==> v35 <==
==> flow/design.v <==
module mult32(input clk,
	      input rst,
	      input en,
	      input [31:0] a,
	      input [31:0] b,
	      output [31:0] z,
				output output_ready);
reg [49:0] temp_out ;
reg s_a, s_b, s_z;
reg [9:0] e_a, e_b, e_z;
reg [23:0] m_a, m_b, m_z;
reg guard, round, lonz;
reg [31:0] Z, temp2;
reg out_ready;
reg [31:0] z_q;
reg out_ready_q;
reg [5:0] diff2;
reg [15:0] val16;
reg [7:0] val8;
reg [3:0] val4;
always@(posedge clk)
begin
	if(rst == 1)
	begin
		Z = 32'd0;
		out_ready = 0;
	end
	else if(en == 0)
	begin
		out_ready = 0;
	end
	else if(en == 1)
	begin 
		s_a = a[31];
		s_b = b[31];
		e_a = a[30:23] - 127;
		e_b = b[30:23] - 127;
		m_a[22:0] = a[22:0];
		m_b[22:0] = b[22:0];
		m_a[23] = 1;
		m_b[23] = 1;
		if((e_a == 128 && m_a[22:0] != 0) || (e_b == 128 && m_b[22:0] != 0))
		begin
			Z[31] = 1;
			Z[30:23] = 8'hff;
			Z[22] = 1;
			Z[21:0] = 0;
			out_ready = 1;
		end
		else if(e_a == 128)
		begin
			if(($signed(e_b) == -127) && (m_b[22:0] == 0))
			begin
				Z[31] = 1;
				Z[30:23] = 8'hff;
				Z[22] = 1;
				Z[21:0] = 0;
				out_ready = 1;
			end
			else
			begin
				Z[31] = s_a ^ s_b;
				Z[30:23] = 8'hff;
				Z[22:0] = 0;
				out_ready = 1;
			end
		end
		else if(e_b == 128)
		begin
			if(($signed(e_a) == -127) && (m_a[22:0] == 0))
			begin
				Z[31] = 1;
				Z[30:23] = 8'hff;
				Z[22] = 1;
				Z[21:0] = 0;
				out_ready = 1;
			end
			else
			begin
				Z[31] = s_a ^ s_b;
				Z[30:23] = 8'hff;
				Z[22:0] = 0;
				out_ready = 1;
			end
		end
		else if($signed(e_a) == -127 && m_a[22:0] == 23'd0)  	
		begin	   
			Z[31] = s_a ^ s_b;
			Z[30:23] = 0;
			Z[22:0] = 0;
			out_ready = 1;
		end
		else if($signed(e_b) == -127 && m_b[22:0] == 23'd0)	
		begin	   
			Z[31] = s_a ^ s_b;
			Z[30:23] = 0;
			Z[22:0] = 0;
			out_ready = 1;
		end
		else
		begin
			s_z = s_a ^ s_b;
			e_z = e_a + e_b + 1;
			temp_out = m_a * m_b * 4;
			m_z = temp_out [49:26];
			guard = temp_out [25];
			round = temp_out [24];
			lonz = (temp_out[23:0] != 0);
			if(m_z[23] == 0)
			begin
				temp2 [23:0] = m_z[23:0];
				temp2 [31:24] = 0;
				if (temp2 == 0)
				begin 
					diff2 = 32;
				end
				else
				begin
    			diff2[5] = 1'b0;
  		  	diff2[4] = (temp2[31:16] == 16'b0);
    			val16 = diff2[4] ? temp2[15:0] : temp2[31:16];
    			diff2[3] = (val16[15:8] == 8'b0);
    			val8 = diff2[3] ? val16[7:0] : val16 [15:8];
    			diff2[2] = (val8[7:4] == 4'b0);
    			val4 = diff2[2] ? val8[3:0] : val8[7:4];
    			diff2[1] = (val4[3:2] == 2'b0);
    			diff2[0] = diff2[1] ? ~val4[1] : ~val4[3];
				end
				m_z = m_z << (diff2 - 8);
				e_z = e_z - (diff2 - 8);
			end
			if (guard && (round | lonz | m_z[0]))
			begin
				m_z = m_z + 1;
				if(m_z == 24'hffffff)
				begin
					e_z = e_z + 1;
				end
			end
			Z[22:0] = m_z [22:0];
			Z[31:23] = e_z [7:0] + 127;	
			Z[31] = s_z;
			if($signed(e_z) < -126)
			begin
				Z[31:0] = 0; 
			end
			if($signed(e_z) == -126 && m_z[23] == 0)
			begin
				Z[30:23] = 0;
			end	
			if($signed(e_z) > 127)
			begin
				Z[22:0] = 0;
				Z[30:23] = 8'hff;
				Z[31] = s_z;
			end
			out_ready = 1;		
		end
	end
	z_q <= Z;
	out_ready_q <= out_ready;
end
assign z = z_q;
assign output_ready = out_ready_q;
endmodule	
module adder32(input clk,
						 input rst,
						 input en,
						 input [31:0] a,
						 input [31:0] b,
						 output [31:0] z,
						 output output_ready);
reg s_a, s_b, s_z;
reg [9:0] e_a, e_b, e_z, e_min, diff;
reg [26:0] m_a, m_b;
reg [23:0] m_z;
reg [27:0] temp;
reg guard, round, lonz;
reg [31:0] Z, temp2;
reg out_ready;
reg [31:0] z_q;
reg out_ready_q;
reg [5:0] diff2;
reg [15:0] val16;
reg [7:0] val8;
reg [3:0] val4;
always@(posedge clk)
begin		
	if(rst == 1)
	begin
		diff = 0;
		diff2 = 0;
		Z = 32'd0;
		out_ready = 0;
		temp = 0;
	end
	else if (en == 0)
	begin
		out_ready = 0;
	end
	else if (en == 1)
	begin
		s_a = a[31];
		s_b = b[31];
		e_a = a[30:23] - 127;
		e_b = b[30:23] - 127;
		m_a[26] = 1;
		m_b[26] = 1;
		m_a [25:3]= a[22:0];
		m_b [25:3]= b[22:0];
		m_a [2:0] = 3'd0;
		m_b [2:0] = 3'd0;
		if((e_a == 128 && m_a[25:0] != 0) || (e_b == 128 && m_b[25:0] != 0))
		begin
			Z[31] = 1;
			Z[30:23] = 8'hff;
			Z[22] = 1;
			Z[21:0] = 0;
			out_ready = 1;
		end
		else if(e_a == 128)
		begin
			Z[31] = s_a;
			Z[30:23] = 8'hff;
			Z[22:0] = 0;
			out_ready = 1;
		end
		else if(e_b == 128)
		begin
			Z[31] = s_b;
			Z[30:23] = 8'hff;
			Z[22:0] = 0;
			out_ready = 1;
		end
		else if(($signed(e_a) == -127 && m_a[25:0] == 0) && ($signed(e_b) == -127 && m_b[25:0] == 0))
		begin	   
			Z[31] = s_a & s_b;
			Z[30:23] = 0;
			Z[22:0] = 0;
			out_ready = 1;
		end
		else if($signed(e_a) == -127 && m_a[25:0] == 0) 	
		begin	   
			Z[31] = s_b;
			Z[30:23] = e_b[7:0] + 127;
			Z[22:0] = m_b[25:3];
			out_ready = 1;
		end
		else if($signed(e_b) == -127 && m_b[25:0] == 0)  	
		begin	   
			Z[31] = s_a;
			Z[30:23] = e_a[7:0] + 127;
			Z[22:0] = m_a[25:3];
			out_ready = 1;
		end
		else if(($signed(e_a) == $signed(e_b)) && (m_a == m_b) && (s_a != s_b))			
		begin
			Z[31] = 0;
			Z[30:23] = 0;
			Z[22:0] = 0;
			out_ready = 1;
		end
		else
		begin
			if($signed(e_a) > $signed(e_b))
			begin
				diff = e_a - e_b;
				e_b = e_b + diff;
				m_b = m_b >> diff;
				m_b[0] = m_b[0] | m_b[1];
			end
			else if ($signed(e_a) < $signed(e_b))
			begin
				diff = e_b - e_a;
				e_a = e_a + diff;
				m_a = m_a >> diff;
				m_a[0] = m_a[0] | m_a[1];
			end
			e_z = e_a;
			if(s_a == s_b)
			begin
				temp = m_a + m_b;
				s_z = s_a;
			end
			else
			begin
				if(m_a >= m_b)
				begin
					temp = m_a - m_b;
					s_z = s_a;
				end
				else
				begin
					temp = m_b - m_a;
					s_z = s_b;
				end
			end
			if(temp[27] == 1)
			begin
				m_z = temp[27:4];
				e_z = e_z + 1;
				guard = temp[3];
				round = temp[2];
				lonz = temp[1] | temp[0];
			end
			else
			begin
				m_z = temp[26:3];
				guard = temp[2];
				round = temp[1];
				lonz = temp[0];
				m_z[0] = guard;
			end
			if(m_z [23] == 0)
			begin
				temp2 [23:0] = m_z;
				temp2 [31:24] = 0;
				if (temp2 == 0)
				begin 
					diff2 = 32;
				end
				else
				begin
    			diff2[5] = 1'b0;
  		  	diff2[4] = (temp2[31:16] == 16'b0);
    			val16 = diff2[4] ? temp2[15:0] : temp2[31:16];
    			diff2[3] = (val16[15:8] == 8'b0);
    			val8 = diff2[3] ? val16[7:0] : val16 [15:8];
    			diff2[2] = (val8[7:4] == 4'b0);
    			val4 = diff2[2] ? val8[3:0] : val8[7:4];
    			diff2[1] = (val4[3:2] == 2'b0);
    			diff2[0] = diff2[1] ? ~val4[1] : ~val4[3];
				end
				m_z = m_z << (diff2 - 8);
				e_z = e_z - (diff2 - 8);
			end
			if(guard && (round | lonz | m_z[0]))
			begin
				m_z = m_z + 1;
				if(m_z == 24'hffffff)
				begin
					e_z = e_z + 1;
				end
			end
			Z[22:0] = m_z [22:0];
			Z[30:23] = e_z[7:0] + 127;	
			Z[31] = s_z;
			if($signed(e_z) < -126)
			begin
				Z[31:0] = 0; 
			end
			if($signed(e_z) == -127 && m_z[23] == 0)
				Z[30:23] = 0;
			if ($signed(e_z) == -127 && m_z[23:0] == 24'h0)
			          Z[31] = 0;  
			if($signed(e_z) > 127)
			begin
				Z[22:0] = 0;
				Z[30:23] = 8'hff;
				Z[31] = s_z;
			end
			out_ready = 1;	
		end
	end
	z_q <= Z;
	out_ready_q <= out_ready;
end
assign z = z_q;
assign output_ready = out_ready_q;
endmodule
module PE (input [31:0] x, input [31:0] w, input [31:0] acc, output reg [31:0] res, input clk, output reg [31:0] wout);
  reg [31:0] S1;
  wire [31:0] addout,multout;
  always @(posedge clk) begin
    res <= addout;
    wout <= w;
  end
mult32 m1(.clk(clk),.en(1'b1),.rst(1'b0),.a(x),.b(w),.z(multout),.output_ready());
adder32 a1(.clk(clk),.en(1'b1),.rst(1'b0),.a(multout),.b(acc),.z(addout),.output_ready());
endmodule
==> flow/run.sh <==
#!/bin/bash
# the make line also repeats each setting of config.mk as NAME=value (left out here)
make -C /OpenROAD-flow-scripts/flow DESIGN_CONFIG=/design/flow/config.mk WORK_HOME=/design/flow/orfs CLKGATE_MAP_FILE= finish
==> flow/config.mk <==
export PLATFORM = sky130hd
export DESIGN_NAME = PE
export DESIGN_NICKNAME = PE
export VERILOG_FILES = /design/flow/design.v
export SDC_FILE = /design/flow/constraint.sdc
export NUM_CORES = 4
export LEC_CHECK = 0
export CAP_MARGIN = 20
export CELL_PAD_IN_SITES_DETAIL_PLACEMENT = 1
export CELL_PAD_IN_SITES_GLOBAL_PLACEMENT = 3
export CORE_MARGIN = 10
export CORE_UTILIZATION = 68
export CTS_CLUSTER_DIAMETER = 142
export CTS_CLUSTER_SIZE = 48
export MIN_ROUTING_LAYER = met2
export SETUP_SLACK_MARGIN = 1.98
export SLEW_MARGIN = 15
export TNS_END_PERCENT = 55
==> flow/constraint.sdc <==
create_clock -name core_clock -period 19.9 [get_ports {clk}]
set_input_delay 3.9800 -clock core_clock [delete_from_list [all_inputs] [get_ports {clk}]]
set_output_delay 3.9800 -clock core_clock [all_outputs]
set_load 0.01 [all_outputs]
==> inputs of v1, as changes to v35 <==
- CELL_PAD_IN_SITES_DETAIL_PLACEMENT: 1 -> not set
- CELL_PAD_IN_SITES_GLOBAL_PLACEMENT: 3 -> not set
- CORE_MARGIN: 10 -> 2
- CORE_UTILIZATION: 68 -> 40
- CTS_CLUSTER_DIAMETER: 142 -> not set
- CTS_CLUSTER_SIZE: 48 -> not set
- MIN_ROUTING_LAYER: met2 -> not set
- SETUP_SLACK_MARGIN: 1.98 -> not set
- SLEW_MARGIN: 15 -> 20
- TNS_END_PERCENT: 55 -> not set
==> flow/constraint.sdc (replaced) <==
create_clock -name core_clock -period 17.6 [get_ports {clk}]
set_input_delay 3.5200 -clock core_clock [delete_from_list [all_inputs] [get_ports {clk}]]
set_output_delay 3.5200 -clock core_clock [all_outputs]
set_load 0.01 [all_outputs]
==> inputs of v28, as changes to v35 <==
- CAP_MARGIN: 20 -> 5
- CELL_PAD_IN_SITES_DETAIL_PLACEMENT: 1 -> 2
- CORE_ASPECT_RATIO: not set -> 0.59
- CORE_MARGIN: 10 -> 4
- CORE_UTILIZATION: 68 -> 17
- CTS_CLUSTER_DIAMETER: 142 -> not set
- CTS_CLUSTER_SIZE: 48 -> not set
- GPL_ROUTABILITY_DRIVEN: not set -> 1
- MAX_ROUTING_LAYER: not set -> met5
- MIN_ROUTING_LAYER: met2 -> not set
- SETUP_SLACK_MARGIN: 1.98 -> not set
- SLEW_MARGIN: 15 -> 35
- TNS_END_PERCENT: 55 -> 95
==> flow/constraint.sdc (replaced) <==
create_clock -name core_clock -period 29.2 [get_ports {clk}]
set_input_delay 5.8400 -clock core_clock [delete_from_list [all_inputs] [get_ports {clk}]]
set_output_delay 5.8400 -clock core_clock [all_outputs]
set_load 0.01 [all_outputs]
==> flow_summary_export.csv <==
group,metric,value,unit
status,lastStage,"3_1_place_gp_skip_io",
die,rows,92,
synthesis,syn_inst,5783,
die,die_height,273,µm
status,tool.error,"[ERROR GPL-0301] Utilization 151.273 % exceeds 100%.",
die,dieArea,74600,µm²
status,status,"stopped before the end",
die,fp.dieW,273,µm
die,fp_util,68.9,%
[end of results for v35]
==> flow_summary_export.csv <==
group,metric,value,unit
final_timing,final.setup.worst_slack,3.92,ns
die,rows,142,
clock_tree,clockBufferDepth,2,
status,status,"finished clean",
worst_hold_path,min_path_type,"flop to flop",
finish,comb_area_share,74.8,%
die,fp.dieW,667,µm
die,fp_util,17.1,%
synthesis,synth_adder_area_share,31.7,%
drt,drtIter0Drc,4039,
die,die_height,397,µm
clock_tree,ctsHoldBuffers,0,
die,dieArea,265000,µm²
[end of results for v28]
==> flow_summary_export.csv <==
group,metric,value,unit
status,status,"finished clean",
die,dieArea,112000,µm²
finish,synthToLayoutAreaGrowth,18.4,%
place,port_buffers,160,
finish,fillers,11000,
die,fp_util,40.2,%
die,die_height,334,µm
die,fp.dieW,334,µm
finish,buffer_area_share,13.0,%
synthesis,syn_inst,5783,
die,rows,121,
[end of results for v1]

* * *

==> cedar: inputs <==
RTL: the design.v shown in full above, as it stands there.
Settings: LEC_CHECK=0, ABC_AREA=1, CAP_MARGIN=20, CORE_ASPECT_RATIO=0.72, CORE_MARGIN=2, CORE_UTILIZATION=72, CTS_CLUSTER_DIAMETER=203, CTS_CLUSTER_SIZE=35, GPL_ROUTABILITY_DRIVEN=0, MAX_ROUTING_LAYER=met4, PLACE_DENSITY_LB_ADDON=0.04, SETUP_SLACK_MARGIN=3.16, SLEW_MARGIN=20; clock period 10.7 ns.
run.sh (not shown) runs the stock make flow with config.mk's settings and CLKGATE_MAP_FILE=.
==> garnet: changes against cedar <==
==> flow/config.mk (replaced) <==
export PLATFORM = sky130hd
export DESIGN_NAME = PE
export DESIGN_NICKNAME = PE
export VERILOG_FILES = /design/flow/design.v
export SDC_FILE = /design/flow/constraint.sdc
export NUM_CORES = 4
export LEC_CHECK = 0
export ABC_AREA = 1
export CAP_MARGIN = 20
export CORE_MARGIN = 5
export CORE_UTILIZATION = 37
export CTS_CLUSTER_DIAMETER = 185
export CTS_CLUSTER_SIZE = 66
export MIN_ROUTING_LAYER = met1
export SLEW_MARGIN = 35
export TNS_END_PERCENT = 75
==> flow/constraint.sdc (replaced) <==
create_clock -name core_clock -period 18.0 [get_ports {clk}]
set_input_delay 3.6000 -clock core_clock [delete_from_list [all_inputs] [get_ports {clk}]]
set_output_delay 3.6000 -clock core_clock [all_outputs]
set_load 0.01 [all_outputs]
==> results <==
| item | cedar | garnet |
|---|---|---|
| Place WS | -4400 ps | 542 ps |
| Top-area cell type share of the netlist area | 0.234 | 0.234 |
| Gate count of the mapped netlist | 6637 | 6637 |
| Cells after DPL | 8638 | 8202 |
| Die outline area | 0.0600 sq mm | 0.120 sq mm |
| Die span in y | 208 um | 346 um |
| Primary FF master, synth | dfxtp_1 | dfxtp_1 |
| Cell area reported after detailed placement | 0.0544 sq mm | 0.0452 sq mm |
| Result of the run | did not finish | complete, no violations |
| Failing step | clock tree synthesis (4_1_cts) | - |
| Overall die width | 288 um | 346 um |
| Core Region | 0.0570 sq mm | 0.112 sq mm |
| HPWL after detailed placement | 169 mm | 125 mm |
| Mux share of post-synthesis cell area | 0.000479 | 0.000479 |
| Number of rows in the core area | 74 | 123 |
| Avg Cell Area, Syn | 6.29 sq um | 6.29 sq um |
| Async S/R FF share, synth | 0 | 0 |
| Post-Synth AOI/OAI Area | 0.0955 | 0.0955 |
| Simple-gate portion of the synthesized area | 0.337 | 0.337 |
| Sequential element share of the synthesized area | 0.0613 | 0.0613 |
| Effective utilization at floorplan | 0.732 | 0.372 |
| Post-synthesis chip area from yosys | 0.0418 sq mm | 0.0418 sq mm |
